==> design.v <==
`timescale 1ns / 1ps
module booth(
    input clk,
    input load,
    input reset,
    input [31:0] M,  
    input [31:0] Q,  
    output reg [63:0] P,  
    output done           
    );
    reg signed [63:0] A;                
    reg signed [31:0] Q_temp;            
    reg signed [31:0] M_temp;            
    reg [4:0] Count;                       
    reg Q_minus_one;                     
    always @(posedge clk)
    begin
        if (reset == 1) 
        begin
            A = 64'b0;
            Q_minus_one = 0;
            P = 64'b0;
            Q_temp = 32'b0;
            M_temp = 32'b0;
            Count = 5'd16;
        end
        else if (load == 1)
        begin
            Q_temp = Q;
            M_temp = M;
            A = 64'b0;    
            Q_minus_one = 0;  
            Count = 5'd16;    
        end
        else if (Count > 5'd0)
        begin
            case ({Q_temp[1:0], Q_minus_one})
                3'b000, 3'b111:   
                    begin
                    end
                3'b001, 3'b010:   
                    begin
                        A = A + {{32{M_temp[31]}}, M_temp};
                    end
                3'b011:   
                    begin
                        A = A + ({{32{M_temp[31]}}, M_temp} << 1); 
                    end
                3'b100:   
                    begin
                        A = A - ({{32{M_temp[31]}}, M_temp} << 1); 
                    end
                3'b101, 3'b110:   
                    begin
                        A = A - {{32{M_temp[31]}}, M_temp}; 
                    end
            endcase
            Q_minus_one = Q_temp[1];
            Q_temp = {A[1:0], Q_temp[31:2]};   
            A = {A[63], A[63:2]};   
            Count = Count - 1'b1;
        end
        else
        begin
            Count = 5'b0;
        end
        P = {A[31:0], Q_temp};
    end
    assign done = (Count == 5'd0);
endmodule
==> run.sh <==
#!/bin/bash
# the make line also repeats each setting of config.mk as NAME=value (left out here)
make -C /OpenROAD-flow-scripts/flow DESIGN_CONFIG=/design/flow/config.mk WORK_HOME=/design/flow/orfs CLKGATE_MAP_FILE= finish
==> config.mk <==
export PLATFORM = sky130hd
export DESIGN_NAME = booth
export DESIGN_NICKNAME = booth
export VERILOG_FILES = /design/flow/design.v
export SDC_FILE = /design/flow/constraint.sdc
export NUM_CORES = 4
export LEC_CHECK = 0
export CAP_MARGIN = 20
export CORE_MARGIN = 2
export CORE_UTILIZATION = 50
export SLEW_MARGIN = 20
==> constraint.sdc <==
create_clock -name core_clock -period 4.18 [get_ports {clk}]
set_input_delay 0.8360 -clock core_clock [delete_from_list [all_inputs] [get_ports {clk}]]
set_output_delay 0.8360 -clock core_clock [all_outputs]
set_load 0.01 [all_outputs]
==> run notes, run 1 <==
The run has ended; figures from its reports follow.

The run finished, with violations left. The report lists the violated layout checks as setup timing. Nets still carrying antenna violations after routing amount to 0. The most numerous cell in the Yosys netlist is sky130_fd_sc_hd__a21oi_1. The script parses the final routing iteration and logs DRC violations as 0. In this design, the critical path's most frequently occurring cell is sky130_fd_sc_hd__buf_4. The latest clock arrival within the worst-skew pair is 0.46 ns. The I/O pin count came out at 132. The number of hold violations in the final report came out at 0.

The worst supply voltage drop on vdd came out at between 0.0003 and 0.0004 V. The routed wire length per instance is 20.9 µm. The slew at the pin closest to its max-slew limit came out at 0.952 ns. The multiplexer area fraction after synthesis is 2.58%. The detailed router reported a total wirelength of 64100 µm. The commonest cells after synthesis are sky130_fd_sc_hd__a21oi_1 (299), sky130_fd_sc_hd__nand2_1 (250), sky130_fd_sc_hd__nor2_1 (209). The count of final setup violators came out at 43. The global-route congestion overflow total came out at 0. The worst setup path endpoint is A[60]$_SDFFE_PP0N_. The clock edge transition at the registers on the reported setup and hold paths is about 0.060 ns. The number of vias per cell after detailed routing came out at 6.25. The number of enable flip-flop cells came out at 0. The combinational group share of total power came out at 48.2%. The CTS tree is done. The synthesized net count came out at 2338.

The stage delay of the slowest cell on the critical path came out at between 0.5 and 0.6 ns. The AND-OR/OR-AND share of the synthesized area came out at 32.4%. The OpenROAD report gives the critical path a data arrival time of 5.47 ns. Hold analysis lists the worst path endpoint as Count[4]$_SDFF_PP1_. The width of the die came out at 178 µm. The wire length of the first global-routing pass is between 90000 and 100000 µm. The core utilization before placement is 51.0%. The commonest register cell after synthesis is sky130_fd_sc_hd__dfxtp_1. The beginning of the worst hold path is Count[4]$_SDFF_PP1_.

From synthesis to final layout, the design area changed by 51.5%. The cell count of the worst reg-to-reg path came out at 23. The cell area after placement is 20100 µm².

The slowest library cell on the worst path is sky130_fd_sc_hd__or4_4. Among cell families on the critical path, the largest total delay comes from simple AND/OR/NAND/NOR gates. The origin of the critical flop-to-flop path is M_temp[6]$_SDFFE_PP0P_. The XOR/XNOR share of the synthesized area is 10.0%. The largest power group is combinational cells.

The number of violations reported at the end of detailed-routing iteration 0 is 2403. The total of flip-flops plus latches after synthesis is 132. The power per unit of standard cell area is 265 nW/µm².

The post-route minimum period came out at 5.13 ns. The post-synthesis instance area came out at about 15000 µm². The area reported by Yosys stat is 15200 µm². The simple-gate share of the synthesized area is 20.0%. Warnings reported by Yosys during synthesis add up to 1.

The count of cells along the worst hold path came out at 2. The top logic cell family in the synthesized netlist is AND-OR/OR-AND gates. The maximum number of pins on one net before global-route repair is 78. The internal power summed over all cells came out at 3.75 mW. STA classifies the critical path startpoint as a register. The post-layout worst setup margin is -0.946 ns. The core outline area came out at 29700 µm². The switching fraction of total power is 38.5%.

The synthesis report gives the async set-or-reset register share as 0%. Traced cell by cell, the critical path runs through or4_4, or2_4, nand2b_4, nor4_4, buf_6, and2_4, nor2b_4, nor2_2, xnor2_1, ha_1, buf_4, nand4_1, nor2_1, nand2_1, a21oi_2, o211a_1, a31oi_2, buf_4, o41ai_4, mux2i_1, buf_4, a21oi_1, a21o_1. Clock skew on the completed layout was measured at 0.0175 ns. Summed over its instances, the top area cell type makes up 17.4% of the synthesized netlist area.

The placement summary gives the final routability congestion estimate as approximately 1.0. The worst-case setup slack after placement came out at -1.03 ns. The relative slew slack is ~36%.

The class of the most critical setup path is reg -> reg. The number of logged tool warnings came out at 30. The quantity of I/O buffers inserted on ports is 131. The critical path data required time is about 4.5 ns. Summing the sequential cell areas from Yosys gives 17.4% of the chip area. The fraction of the mapped netlist area in adder cells came out at 10.8%. The net count of the finished layout is 2864. The share of total power dissipated in sequential elements is 23.6%. The maximum clock path buffer count came out at 2. The number of cell instances after yosys synthesis is ~2100. The maximum clock rate is roughly 200 MHz. The number of max-cap violations came out at 0. The maximum net fanout on the critical path came out at 4. The finished cells cover around 23000 µm². The number of distinct library cell variants in the gate-level netlist after synthesis came out at 95. The synthesized netlist cell count is 2141. The clock net sink count is 132. The cell sitting at the root of the clock tree is a sky130_fd_sc_hd__clkbuf_16. The initial antenna violation count is 3. Sorting the synthesized cells by area gives the leading types as sky130_fd_sc_hd__dfxtp_1 (17%), sky130_fd_sc_hd__ha_1 (11%), sky130_fd_sc_hd__a21oi_1 (9.9%), sky130_fd_sc_hd__nand2_1 (6.2%), sky130_fd_sc_hd__xnor2_1 (5.9%). The leakage power came out at 10.7 nW. The chip area came out at 31700 µm². The total combinational power came out at about 2.9 mW.

The maximum level of the CTS H-tree is 4. The buffering stage count on the worst path with inverters included came out at 4. The net switching power is ~2.3 mW. The share of power burned in the clock network is between 20% and 30%.

The final standard cell utilization of the core came out at 77.3%. Note that the worst hold path type here is reg -> reg. The detailed-placement wirelength estimate is 45700 µm. The endpoint type of the worst setup path is a register.

The final critical path takes up 123% of the cycle. The setup slack of the worst register-to-register path came out at -0.95 ns. The total CTS buffers came out at 17. The iteration count recorded for the first detailed-route pass is 8. The launch point of the critical path is M_temp[6]$_SDFFE_PP0P_.

The fill cell total of the finished layout is about 2200. From bottom edge to top edge, the die measures between 150 and 200 µm. Sorting the Yosys area breakdown by cell type puts at the top sky130_fd_sc_hd__dfxtp_1. The post-synthesis area per instance came out at 7.08 µm². Row generation in the floorplan step produced 63 rows. The total global-route track usage is 38.6%.

The path length in cells of the critical path is 23. The power in sequential cells came out at between 1 and 1.5 mW. The reported clock group power is 1.72 mW. The destination of the worst register-to-register timing path is A[60]$_SDFFE_PP0N_.

In the final report, the number of pins over their slew limit comes to 0. The via count of the first global-routing pass came out at 17857. Setup repair after global routing could not meet its margin everywhere. The via count came out at 19200.
-- metrics by stage --
| step | power (mW) | TNS, ns | std cells | hold slack [ns] |
|---|---|---|---|---|
| floorplan | 2.87 | -6.54 | 2141 | 0.413 |
| global placement | 3.93 | -20.03 | 2968 | 0.428 |
| detailed placement | 3.97 | -23.59 | 2968 | 0.433 |
| CTS | 5.84 | -16.00 | 3041 | 0.443 |
| global route | 6.34 | -29.73 | 3070 | 0.462 |
| finish | 6.09 | -22.96 | 3072 | 0.441 |
-- repair_timing --
action                     4_1_cts  5_1_grt
resized                        191      157
buffers inserted                45       38
setup endpoints to repair       42       48
pin swaps                      100      130
hold buffers                     0        0
-- area by class of cell --
cell class	instances	area, µm²	area share, %
Antenna cell	2	5.00	0.0218
Clock buffer	19	453	1.97
Multi-Input combinational cell	1777	13300	57.7
Clock inverter	13	194	0.845
Inverter	37	139	0.605
Timing Repair Buffer	702	5780	25.2
Tap cell	390	488	2.13
Sequential cell	132	2650	11.5
-- layer usage --
layer  part of all wire, %  wire length (µm)  GRT usage, %  up-vias
li1                      -                 -             -     8801
met1                    43             27600          54.2     9074
met2                    42             27100          58.4     1144
met3                    12              7490          9.57      177
met4                   2.7              1760          9.87        4
met5                  0.22               142          2.88        -
==> inputs of run 2 (changes only) <==
CAP_MARGIN = 5   (was 20)
CORE_UTILIZATION = 72   (was 50)
CTS_CLUSTER_SIZE = 31   (was not set)
MIN_ROUTING_LAYER = met1   (was not set)
PLACE_DENSITY = 0.35   (was not set)
SETUP_SLACK_MARGIN = 1.46   (was not set)
clock period = 5.47 ns   (was 4.18 ns; I/O delays follow)
==> run notes, run 2 <==
Here are the numbers from the latest Yosys + OpenROAD run.

The flow did not finish. The run ended at global routing (5_1_grt). The first error in the log reads "[ERROR GRT-0232] Routing congestion too high. Check the congestion heatmap in the GUI". The number of rows in the core area came out at 53. The synthesized net count is approximately 2300. The main area contributors are sky130_fd_sc_hd__dfxtp_1 (17%), sky130_fd_sc_hd__ha_1 (11%), sky130_fd_sc_hd__a21oi_1 (9.9%), sky130_fd_sc_hd__nand2_1 (6.2%), sky130_fd_sc_hd__xnor2_1 (5.9%). The number of enable flip-flop cells is 0. The chip area came out at about 22000 µm².

Per the CTS log, the root buffer master is sky130_fd_sc_hd__clkbuf_16. The commonest register cell after synthesis is sky130_fd_sc_hd__dfxtp_1. The number of hold-repair buffers added at the cts stage is 0. The most numerous cell in the Yosys netlist is sky130_fd_sc_hd__a21oi_1. The sequential-to-total area share from yosys stat came out at 17.4%. Among the non-sequential cells, AND-OR/OR-AND gates take the most area. The synthesized netlist cell count came out at 2141. Summed over its instances, the top area cell type makes up 17.4% of the synthesized netlist area. The clock net sink count came out at 132. The post-synthesis instance area came out at 15200 µm². The die is 149 µm tall.

The total of flip-flops plus latches after synthesis is roughly 130. The maximum level of the CTS H-tree came out at 4. The area reported by Yosys stat is roughly 15000 µm². The I/O pin count came out at between 100 and 150.

The core utilization before placement came out at between 70% and 80%. The maximum clock path buffer count came out at 2. The detailed-placement wirelength estimate came out at between 30000 and 40000 µm. According to the floorplan report, the placeable core area is 20800 µm². Global routing finished with a remaining overflow of around 4000. The biggest area contributor in the post-synthesis netlist is sky130_fd_sc_hd__dfxtp_1. Counting flops with an async set or reset pin after synthesis yields a share of 0%. For reference, compound AND-OR and OR-AND cells occupy 32.4% of the area reported after synthesis. The total global-route track usage is 123%. The number of cell instances after yosys synthesis came out at 2141. The multiplexer area fraction after synthesis is 2.58%. By count the netlist is led by sky130_fd_sc_hd__a21oi_1 (299), sky130_fd_sc_hd__nand2_1 (250), sky130_fd_sc_hd__nor2_1 (209).

The quantity of I/O buffers inserted on ports came out at 131. The post-synthesis area per instance is between 7 and 8 µm². The fraction of the mapped netlist area in adder cells came out at 10.8%. The width of the die came out at about 150 µm. The XOR/XNOR share of the synthesized area is between 9 and 10%.

CTS added clock buffers totalling 17. The number of distinct library cell variants in the gate-level netlist after synthesis is approximately 95. The number of cells after detailed placement is 2380. The number of warnings issued by yosys came out at 1. The simple-gate share of the synthesized area came out at 20.0%. The global placer's final weighted congestion is around 1.0.
==> run 2: per-stage QoR <==
step	hold WS [ns]	area, µm²	worst slack (ns)	utilization [%]
3_5_place_dp	0.442	16400	0.0812	78.7
2_1_floorplan	0.413	15400	0.541	-
3_3_place_gp	0.424	16400	0.349	78.7
4_1_cts	0.452	18800	0.621	90.3
==> run 2: per-layer routing <==
layer	GRT usage, %	overflow
met5	81.6	22
met2	169	2983
met3	96.5	128
met4	135	778
met1	99.7	166
==> run 2: what timing repair did <==
action / CTS
gates cloned: 1
pin swaps: 137
buffers inserted: 79
resized: 256
endpoints found under the setup margin: 48
endpoints found under the hold margin: 0
==> inputs of run 3 (changes only) <==
ABC_AREA = 1   (was not set)
CAP_MARGIN = 20   (was 5)
CTS_CLUSTER_SIZE = not set   (was 31)
HOLD_SLACK_MARGIN = -0.08   (was not set)
MAX_ROUTING_LAYER = met4   (was not set)
MIN_ROUTING_LAYER = not set   (was met1)
PLACE_DENSITY = not set   (was 0.35)
PLACE_DENSITY_LB_ADDON = 0.26   (was not set)
SETUP_SLACK_MARGIN = 1.38   (was 1.46)
clock period = 4.79 ns   (was 5.47 ns; I/O delays follow)
==> run notes, run 3 <==
Here are the numbers from the latest Yosys + OpenROAD run.

The run stopped with a tool error. The terminating stage of the flow is global routing (5_1_grt). The tool reported: "[ERROR GRT-0232] Routing congestion too high. Check the congestion heatmap in the GUI". For reference, the post-synthesis area per instance comes to around 5.1 µm².

For this run, the chip area from Yosys synthesis comes to between 15000 and 20000 µm². The root buffer selected by CTS is sky130_fd_sc_hd__clkbuf_16. The synthesis run shows the most used standard cells to be sky130_fd_sc_hd__nand2_1 (1469), sky130_fd_sc_hd__inv_1 (738), sky130_fd_sc_hd__nand3_1 (278).

The chip area came out at 28300 µm². The total CTS buffers came out at 17. According to the I/O placement log, the pin count is 132. In the global route stage, overall resource usage came out at 98.1%. The worst-case setup slack after placement is 0.685 ns. The global placer's final weighted congestion is roughly 1.3. The quantity of I/O buffers inserted on ports is about 130. The core outline area came out at 26700 µm². Yosys reports the multiplexer fraction of the synthesized area as 0%. The global-route congestion overflow total is 1308.

The number of distinct library cell variants in the gate-level netlist after synthesis is around 50. The number of enable flip-flop cells came out at 0. The commonest register cell after synthesis is sky130_fd_sc_hd__dfxtp_1. The AND-OR/OR-AND share of the synthesized area came out at 12.5%. The die boundary height came out at 168 µm. The number of cell instances after yosys synthesis is 3805. The detailed placer reported the number of placed instances as 4182. The simple-gate share of the synthesized area came out at 45.9%. The biggest area consumer among synthesized cells is sky130_fd_sc_hd__nand2_1. The core utilization before placement is 72.8%.

The number of rows in the core area came out at approximately 60. The maximum level of the CTS H-tree is 4. The XOR/XNOR share of the synthesized area is 1.53%. Per the detailed placement report, the placed cell area equals around 21000 µm². The most numerous cell in the Yosys netlist is sky130_fd_sc_hd__nand2_1. The share of Yosys cell area claimed by the top area cell type came out at 28.4%. Yosys reported that registers with async set or reset make up 0%. The width of the die came out at ~170 µm. The sequential-to-total area share from yosys stat came out at a little over an eighth. The net count after synthesis is 4002. The top logic cell family in the synthesized netlist is simple AND/OR/NAND/NOR gates.

The maximum clock path buffer count came out at 2. The clock net in this run drives a total of ~130 sinks. The number of warnings issued by yosys is 1. The fraction of the mapped netlist area in adder cells is 8.44%. For reference, the top cells by area after synthesis are sky130_fd_sc_hd__nand2_1 (28%), sky130_fd_sc_hd__inv_1 (14%), sky130_fd_sc_hd__dfxtp_1 (14%), sky130_fd_sc_hd__ha_1 (8.2%), sky130_fd_sc_hd__nand3_1 (7.2%).

In this run the cell area of the synthesized design comes to approximately 19000 µm². The total of flip-flops plus latches after synthesis came out at between 100 and 150. Per the post-synthesis report, the number of cells in the design is 3805.

The detailed-placement wirelength estimate is 60700 µm.
-- run 3: timing repair --
action,4_1_cts
pin swaps,105
hold buffers,0
gates resized,341
buffers inserted,50
endpoints found under the setup margin,49
-- run 3: metal layers --
metal	track usage (%)	GRT overflow
met5	-	-
met4	105	294
met3	83.8	55
met2	114	892
met1	91.1	67
==> inputs of run 4 (changes only) <==
ABC_AREA = not set   (was 1)
CAP_MARGIN = 15   (was 20)
CELL_PAD_IN_SITES_GLOBAL_PLACEMENT = 1   (was not set)
CORE_ASPECT_RATIO = 0.7   (was not set)
CORE_MARGIN = 9   (was 2)
CORE_UTILIZATION = 40   (was 72)
CTS_CLUSTER_DIAMETER = 136   (was not set)
CTS_CLUSTER_SIZE = 77   (was not set)
GPL_ROUTABILITY_DRIVEN = 0   (was not set)
HOLD_SLACK_MARGIN = -0.01   (was -0.08)
PLACE_DENSITY_LB_ADDON = not set   (was 0.26)
SETUP_SLACK_MARGIN = 0.11   (was 1.38)
clock period = 10.0 ns   (was 4.79 ns; I/O delays follow)
==> run notes, run 4 <==
The run has ended; figures from its reports follow.

The launch point of the critical path is M_temp[3]$_SDFFE_PP0P_. The number of warnings issued by yosys came out at 1. The number of enable flip-flop cells came out at 0. The number of instances resized during post-cts repair came out at 0. The global-route congestion overflow total is 0.

The buffering stage count on the worst path with inverters included came out at 0. Combinational logic is responsible for 40.0% of the overall power. The cell count of the worst reg-to-reg path came out at 23. The maximum clock rate came out at 153 MHz. On the final layout, the worst clock skew is between 0.01 and 0.015 ns.

The kind of cell with the highest combined delay along the critical path is simple AND/OR/NAND/NOR gates. Setup repair after global routing left no endpoint under its margin. Entering global routing, the biggest net connects 69 pins. The number of vias per cell after detailed routing is 6.13. The number of rows in the core area came out at around 59.

The width of the die came out at 251 µm. The worst setup path is launched from a register. The initial antenna violation count came out at 0.

The worst setup path endpoint is A[59]$_SDFFE_PP0N_. The XOR/XNOR share of the synthesized area is 10.0%. CTS reports a maximum clock tree buffer depth of 2. The post-layout total power came out at 2.11 mW. The slowest library cell on the worst path is sky130_fd_sc_hd__a2111oi_0.

The slew at the pin closest to its max-slew limit came out at about 1.1 ns. The fraction of registers with async set/reset is 0%. The share of Yosys cell area claimed by the top area cell type is 17.4%. The final timing report lists a hold violation count of 0. The via count of the first global-routing pass is 14614. The post-route fraction of the period consumed by the critical path came out at 65.2%. For this design the ratio of total power to cell area is 124 nW/µm². Wires add up to 59200 µm. The detailed-placement wirelength estimate came out at 44400 µm. In this run, the synthesized area fraction spent on adder and majority cells is recorded as about 11%. The simple-gate share of the synthesized area came out at between 20% and 30%.

The number of violations reported at the end of detailed-routing iteration 0 is 1774. Yosys attributes the largest share of cell area to sky130_fd_sc_hd__dfxtp_1 (17%), sky130_fd_sc_hd__ha_1 (11%), sky130_fd_sc_hd__a21oi_1 (9.9%), sky130_fd_sc_hd__nand2_1 (6.2%), sky130_fd_sc_hd__xnor2_1 (5.9%). The via count came out at roughly 16000. Counting buffers and inverters, the worst setup path is 23 cells deep. The relative slew slack came out at between 20% and 30%. The final layout contains roughly 2300 nets. The DRC violation count after routing is 0. The report gives the cell count of the worst hold path as 1. In the final layout, the multi-input gates occupy between 10000 and 15000 µm². In the global route stage, overall resource usage came out at 26.1%.

The commonest register cell after synthesis is sky130_fd_sc_hd__dfxtp_1. For the worst-skew pair, the clock arrives at the later sink with an insertion delay of about 0.45 ns. The AND-OR/OR-AND share of the synthesized area is 32.4%.

The CTS tree is done. The core outline area came out at approximately 37000 µm². The reported clock group power came out at 652 µW. For the final routed database, the setup TNS stands at 0 ns. Port buffering added 131 buffers. Nets still carrying antenna violations after routing amount to 0. VDD sags by at most 0.000128 V.

According to the I/O placement log, the pin count is 132. The clock net sink count is ~130. The power in sequential cells came out at 613 µW.

The area reported by Yosys stat came out at 15200 µm². The number of iterations in the first detailed-routing pass is 5. The internal power summed over all cells is 1.25 mW. In this run the critical register-to-register path is launched from M_temp[3]$_SDFFE_PP0P_. The synthesized netlist cell count came out at 2141. The maximum level of the CTS H-tree is 4. According to the floorplan report, the die height is 181 µm.

The number of cells after detailed placement is 2580. The number of hold-repair buffers added at the cts stage came out at 0. The number of cell instances after yosys synthesis came out at 2141. The commonest cells after synthesis are sky130_fd_sc_hd__a21oi_1 (299), sky130_fd_sc_hd__nand2_1 (250), sky130_fd_sc_hd__nor2_1 (209). After floorplanning, the die was sized to cover 45300 µm².

The count of final setup violators came out at 0. The synthesized net count came out at 2338. Per the run summary, max-cap violations total 0. The routed design shows a wire length per standard cell of 22.7 µm. The number of distinct library cell variants in the gate-level netlist after synthesis is 95. The post-synthesis instance area is about 15000 µm².

The fill cell total of the finished layout is 3832. Of all power groups, the one with the highest power is combinational cells. The diode insertion count for antenna repair came out at 0. The class of the most critical setup path is reg -> reg. The area taken by sequential standard cells is reported as roughly 2600 µm². The leakage power is around 7.2 nW.

The sequential-to-total area share from yosys stat is 17.4%. The final non-filler cell total is 2612. For the worst setup path, the data required time is 10.38 ns.

STA classifies the critical path endpoint as a register. The number of logged tool warnings came out at 28. Looking at hold timing, the worst path starts from Count[0]$_SDFF_PP0_. The core utilization before placement is between 40% and 50%. The area growth from synthesis to layout is 11.9%. The total CTS buffers came out at 17.

The net switching power came out at between 800 and 900 µW. Looking at the hold checks, the worst path lands on Count[0]$_SDFF_PP0_. On the worst setup and hold paths after CTS, the clock-pin slew comes to around 0.06 ns.

The post-synthesis area per instance is 7.08 µm². Power attributed to combinational cells is around 840 µW. The cell sitting at the root of the clock tree is a sky130_fd_sc_hd__clkbuf_16.

The multiplexer area fraction after synthesis came out at roughly 2.6%. Final hold analysis gives a worst-case slack of 0.444 ns. The maximum net fanout on the critical path came out at 17. The run finished with no timing, DRC or antenna violations. The largest single stage delay on the critical path is 0.58 ns. The cell sequence reported for the critical path is or4_4, nor2b_2, and2_1, nand2_1, nor2_1, nand2_1, nor3_2, nand4b_2, ha_1, nand2_1, o21ai_0, ha_1, a21oi_1, o211ai_1, a41oi_1, o311ai_0, nor2_1, o21ai_0, a2111oi_0, nor3_1, mux2i_1, o21ai_0, a21oi_1. The top logic cell family in the synthesized netlist is AND-OR/OR-AND gates. Among all cell types in the netlist, the one instantiated most often is sky130_fd_sc_hd__a21oi_1.

The setup check on the worst reg-to-reg path leaves a slack of 3.48 ns. Per the timing report, the most critical flop-to-flop path finishes at A[59]$_SDFFE_PP0N_. The switching fraction of total power came out at 40.8%.

The worst hold-check path type is reg -> reg. The post-synth register bit count is around 130. The first global-routing pass estimated 91200 µm of wire.

In this run, flip-flops and latches consume 29.1% of the power. The arrival time at the worst endpoint came out at 6.90 ns. The biggest area consumer among synthesized cells is sky130_fd_sc_hd__dfxtp_1. Per the repair_timing log after CTS, setup buffers inserted total 0. The clock period could shrink to 6.52 ns.

The flow reports that the clock network draws between 30% and 40% of the design power. For reference, the final report shows the max-slew violation count at 0.
==> run 4: per-stage QoR <==
stage / instance area [µm²] / setup WS [ns] / utilization, %
after floorplan: 15200 / 4.89 / -
after global placement: 16400 / 3.84 / 43.9
after detailed placement: 16400 / 3.68 / 43.9
after CTS: 17000 / 3.63 / 45.5
after global routing: 17000 / 3.00 / 45.5
final: 17000 / 3.48 / 45.5
==> run 4: area by class of cell <==
| type | count | area share [%] |
|---|---|---|
| Inverter | 37 | 0.827 |
| Multi-Input combinational cell | 1777 | 68.2 |
| Timing Repair Buffer | 146 | 8.35 |
| Tap cell | 488 | 3.60 |
| Clock inverter | 15 | 0.922 |
| Sequential cell | 132 | 15.6 |
| Clock buffer | 17 | 2.51 |
==> run 4: routing by layer <==
metal,track usage [%],vias to the layer above,routed length (µm),part of all wire (%)
li1,-,7692,-,-
met1,41.6,7584,31900,54
met2,31.0,705,20800,35
met3,7.30,18,6240,11
met4,3.11,0,293,0.49
met5,-,-,0,0
==> inputs of run 5 (changes only) <==
CELL_PAD_IN_SITES_GLOBAL_PLACEMENT = not set   (was 1)
CORE_ASPECT_RATIO = not set   (was 0.7)
CORE_MARGIN = 2   (was 9)
CORE_UTILIZATION = 70   (was 40)
CTS_CLUSTER_DIAMETER = not set   (was 136)
CTS_CLUSTER_SIZE = 80   (was 77)
GPL_ROUTABILITY_DRIVEN = not set   (was 0)
HOLD_SLACK_MARGIN = -0.09   (was -0.01)
MAX_ROUTING_LAYER = not set   (was met4)
SETUP_SLACK_MARGIN = not set   (was 0.11)
clock period = 4.41 ns   (was 10.0 ns; I/O delays follow)
==> run notes, run 5 <==
Here are the numbers from the latest Yosys + OpenROAD run.

The flow did not finish. The most numerous cell in the Yosys netlist is sky130_fd_sc_hd__a21oi_1. The number of enable flip-flop cells is 0. The synthesized net count came out at 2338. The synthesis report lists the most area-consuming cells as sky130_fd_sc_hd__dfxtp_1 (17%), sky130_fd_sc_hd__ha_1 (11%), sky130_fd_sc_hd__a21oi_1 (9.9%), sky130_fd_sc_hd__nand2_1 (6.2%), sky130_fd_sc_hd__xnor2_1 (5.9%). The commonest register cell after synthesis is sky130_fd_sc_hd__dfxtp_1.

The clock net sink count is roughly 130. Of the post-synthesis cell area, the part taken by muxes is 2.58%. Grouping non-sequential cells by family puts the most area in AND-OR/OR-AND gates. Sequential cells were found to cover 17.4% of the synthesized design area. In the synthesized netlist, the number of instances is 2141. The total CTS buffers is 17. The core outline area came out at 21200 µm². Input and output buffers added on the ports amount to roughly 130. The clock H-tree reported by CTS has 4 levels. The number of cell instances after yosys synthesis came out at between 2000 and 2500.

The first error in the log reads "[ERROR GRT-0116] Global routing finished with congestion. Check the congestion regions in the DRC Viewer". The global-route congestion overflow total came out at approximately 600. The global routing report lists combined usage of all routing layers as 93.2%. Counting the warning lines in the Yosys log gives 1.

The maximum clock path buffer count is 2. The detailed-placement wirelength estimate came out at 42300 µm. The XOR/XNOR share of the synthesized area is under 10%. In this run, the synthesized area fraction spent on adder and majority cells is recorded as 10.8%. The I/O pin count is 132. The cell area that synthesis handed to floorplanning was 15200 µm². Summed over all instances, the cell type with the most area after synthesis is sky130_fd_sc_hd__dfxtp_1. The fraction of registers with async set/reset came out at 0%. The width of the die is 151 µm. Counting instances in the post-synthesis netlist gives the leading cell types as sky130_fd_sc_hd__a21oi_1 (299), sky130_fd_sc_hd__nand2_1 (250), sky130_fd_sc_hd__nor2_1 (209).

The die boundary height is 151 µm. The cell area after placement is around 19000 µm². The core utilization before placement is a little under three quarters. Per the synthesis report, the simple-gate share of the synthesized area is 20.0%. The congestion estimate from routability-driven global placement came to between 1 and 1.5. The number of distinct library cell variants in the gate-level netlist after synthesis came out at 95. The area reported by Yosys stat is 15200 µm². After synthesis, the mean cell area works out to 7.08 µm². The root buffer selected by CTS is sky130_fd_sc_hd__clkbuf_16. The overall die size recorded for this design is approximately 23000 µm². It got as far as global routing (5_1_grt) and failed there. The number of rows in the core area came out at between 50 and 60. The total of flip-flops plus latches after synthesis came out at 132. The worst-case setup slack after placement came out at -0.672 ns.

Summing the areas of all compound-gate instances in the mapped netlist gives 32.4% of the synthesized area. The share of Yosys cell area claimed by the top area cell type is 17.4%.
run 5: repair_timing:
action,4_1_cts
gates resized,178
hold buffers,0
pin swaps,97
buffers inserted,34
setup endpoints to repair,39
gates cloned,1
run 5: metrics by stage:
| stage | hold slack, ns | instances |
|---|---|---|
| CTS | 0.444 | 2775 |
| detailed placement | 0.429 | 2708 |
| floorplan | 0.413 | 2141 |
| global placement | 0.425 | 2708 |
run 5: metal layers:
layer | track usage (%) | GRT overflow
met5 | 72.3 | 2
met4 | 97.4 | 176
met3 | 82.2 | 36
met2 | 106 | 356
met1 | 89.2 | 22
==> inputs of run 6 (changes only) <==
ABC_AREA = 0   (was not set)
CAP_MARGIN = 5   (was 15)
CTS_CLUSTER_DIAMETER = 330   (was not set)
CTS_CLUSTER_SIZE = 88   (was 80)
HOLD_SLACK_MARGIN = 0.29   (was -0.09)
MIN_ROUTING_LAYER = met1   (was not set)
PLACE_DENSITY = 0.64   (was not set)
SETUP_SLACK_MARGIN = 0.08   (was not set)
TNS_END_PERCENT = 5   (was not set)
clock period = 3.91 ns   (was 4.41 ns; I/O delays follow)
==> run notes, run 6 <==
Here are the numbers from the latest Yosys + OpenROAD run.

The flow did not finish. It got as far as clock tree synthesis (4_1_cts) and failed there. The first error in the log reads "[ERROR DPL-0038] Utilization greater than 100%, impossible to legalize". The I/O pin count is 132. The simple-gate share of the synthesized area is 20.0%. By instance count, the leading cell after synthesis is sky130_fd_sc_hd__a21oi_1. Yosys stat counts 2141 cells in the synthesized netlist. The number of cells after detailed placement is between 2000 and 3000. The number of rows in the core area is 53. The core utilization before placement is 71.6%. According to the floorplan report, the die height is 151 µm. The fraction of registers with async set/reset came out at 0%. The global placer's final weighted congestion came out at 1.11. The quantity of I/O buffers inserted on ports is 131. The main area contributors are sky130_fd_sc_hd__dfxtp_1 (17%), sky130_fd_sc_hd__ha_1 (11%), sky130_fd_sc_hd__a21oi_1 (9.9%), sky130_fd_sc_hd__nand2_1 (6.2%), sky130_fd_sc_hd__xnor2_1 (5.9%). The number of enable flip-flop cells came out at 0. Among all flip-flop cells after synthesis, the most frequent one is sky130_fd_sc_hd__dfxtp_1. The multiplexer area fraction after synthesis came out at 2.58%. The total of flip-flops plus latches after synthesis is ~130. Yosys reports a chip area of roughly 15000 µm². The detailed-placement wirelength estimate is about 53000 µm.

The number of distinct library cell variants in the gate-level netlist after synthesis is 95. The fraction of the mapped netlist area in adder cells is between 10 and 15%. After synthesis the cells add up to 15200 µm². Of the synthesized area, sequential elements account for 17.4%. The AND-OR/OR-AND share of the synthesized area is between 30% and 40%. Logged for this run, the post-placement worst setup slack is -1.51 ns. The number of warnings issued by yosys came out at 1. At floorplan, the net count of the design was reported as about 2300. Per the OpenROAD floorplan log, the area of the core is 21200 µm². The XOR/XNOR share of the synthesized area came out at under 10%. The biggest area consumer among synthesized cells is sky130_fd_sc_hd__dfxtp_1. The top logic cell family in the synthesized netlist is AND-OR/OR-AND gates. Measured along the x axis, the die boundary spans between 150 and 200 µm. The share of Yosys cell area claimed by the top area cell type is about 17%. The chip area came out at ~23000 µm².

The post-synthesis area per instance is 7.08 µm². After technology mapping, the gate count stands at 2141. Sorting the synthesized cells by how often they occur yields sky130_fd_sc_hd__a21oi_1 (299), sky130_fd_sc_hd__nand2_1 (250), sky130_fd_sc_hd__nor2_1 (209).
run 6: stage by stage:
stage	TNS [ns]	power [mW]	hold slack (ns)	instance area (µm²)
after global placement	-29.57	4.14	0.424	19900
after detailed placement	-44.73	4.38	0.433	19900
after floorplan	-16.65	3.05	0.413	15200
==> inputs of run 7 (changes only) <==
ABC_AREA = 1   (was 0)
CELL_PAD_IN_SITES_DETAIL_PLACEMENT = 1   (was not set)
CORE_MARGIN = 4   (was 2)
CORE_UTILIZATION = 65   (was 70)
CTS_CLUSTER_DIAMETER = 178   (was 330)
CTS_CLUSTER_SIZE = 57   (was 88)
GPL_TIMING_DRIVEN = 0   (was not set)
HOLD_SLACK_MARGIN = not set   (was 0.29)
PLACE_DENSITY = 0.56   (was 0.64)
TNS_END_PERCENT = 75   (was 5)
clock period = 7.9 ns   (was 3.91 ns; I/O delays follow)
==> run notes, run 7 <==
Here are the numbers from the latest Yosys + OpenROAD run.

The flow did not finish. The stage where the run came to a stop is detailed placement (3_5_place_dp). The tool reported: "[ERROR DPL-0033] detailed placement checks failed during check placement". The sequential-to-total area share from yosys stat is between 10 and 15%. Per the synth stats, the flop cell with the highest instance count is sky130_fd_sc_hd__dfxtp_1.

The total of flip-flops plus latches after synthesis came out at 132. The number of distinct library cell variants in the gate-level netlist after synthesis came out at 49. The final weighted congestion recorded by global placement is roughly 1.2. Ranked by total cell area, the synthesized netlist is headed by sky130_fd_sc_hd__nand2_1 (28%), sky130_fd_sc_hd__inv_1 (14%), sky130_fd_sc_hd__dfxtp_1 (14%), sky130_fd_sc_hd__ha_1 (8.2%), sky130_fd_sc_hd__nand3_1 (7.2%). Yosys shows that the main logic family after synthesis is simple AND/OR/NAND/NOR gates. Synthesis produced 3805 cells. Of the post-synthesis cell area, the dominant cell type holds 28.4%. The number of enable flip-flop cells is 0. The quantity of I/O buffers inserted on ports is 129. The area reported by Yosys stat is 19400 µm². The chip area came out at ~33000 µm². The XOR/XNOR share of the synthesized area is 1.53%. The synthesized net count came out at 4002. The AND-OR/OR-AND share of the synthesized area came out at around an eighth. Sorting the Yosys area breakdown by cell type puts at the top sky130_fd_sc_hd__nand2_1. The fraction of registers with async set/reset is 0%. The number of warnings issued by yosys came out at 1. The die boundary height came out at around 180 µm.

According to the floorplan report, the die width is 181 µm. The number of rows in the core area came out at 63. The I/O pin count came out at between 100 and 150.

The multiplexer area fraction after synthesis is 0%. After synthesis the cells add up to 19400 µm². The commonest cells after synthesis are sky130_fd_sc_hd__nand2_1 (1469), sky130_fd_sc_hd__inv_1 (738), sky130_fd_sc_hd__nand3_1 (278). The simple-gate share of the synthesized area is 45.9%.

The fraction of the mapped netlist area in adder cells is 8.44%. The post-synthesis area per instance is between 5 and 6 µm². The core outline area came out at 29600 µm². The share of the core area taken by cells at floorplan is 65.8%.

The synthesized netlist was found by Yosys to have 3805 cells. The most numerous cell in the Yosys netlist is sky130_fd_sc_hd__nand2_1.
run 7: per-stage QoR:
| stage | setup slack (ns) | std cells | power (mW) | cell area [µm²] | hold slack (ns) |
|---|---|---|---|---|---|
| after global placement | 3.72 | 4324 | 1.76 | 21200 | 0.422 |
| after floorplan | 4.81 | 3805 | 1.45 | 19400 | 0.413 |
Power figures rest on the tool's default switching activity, not on a simulated workload.
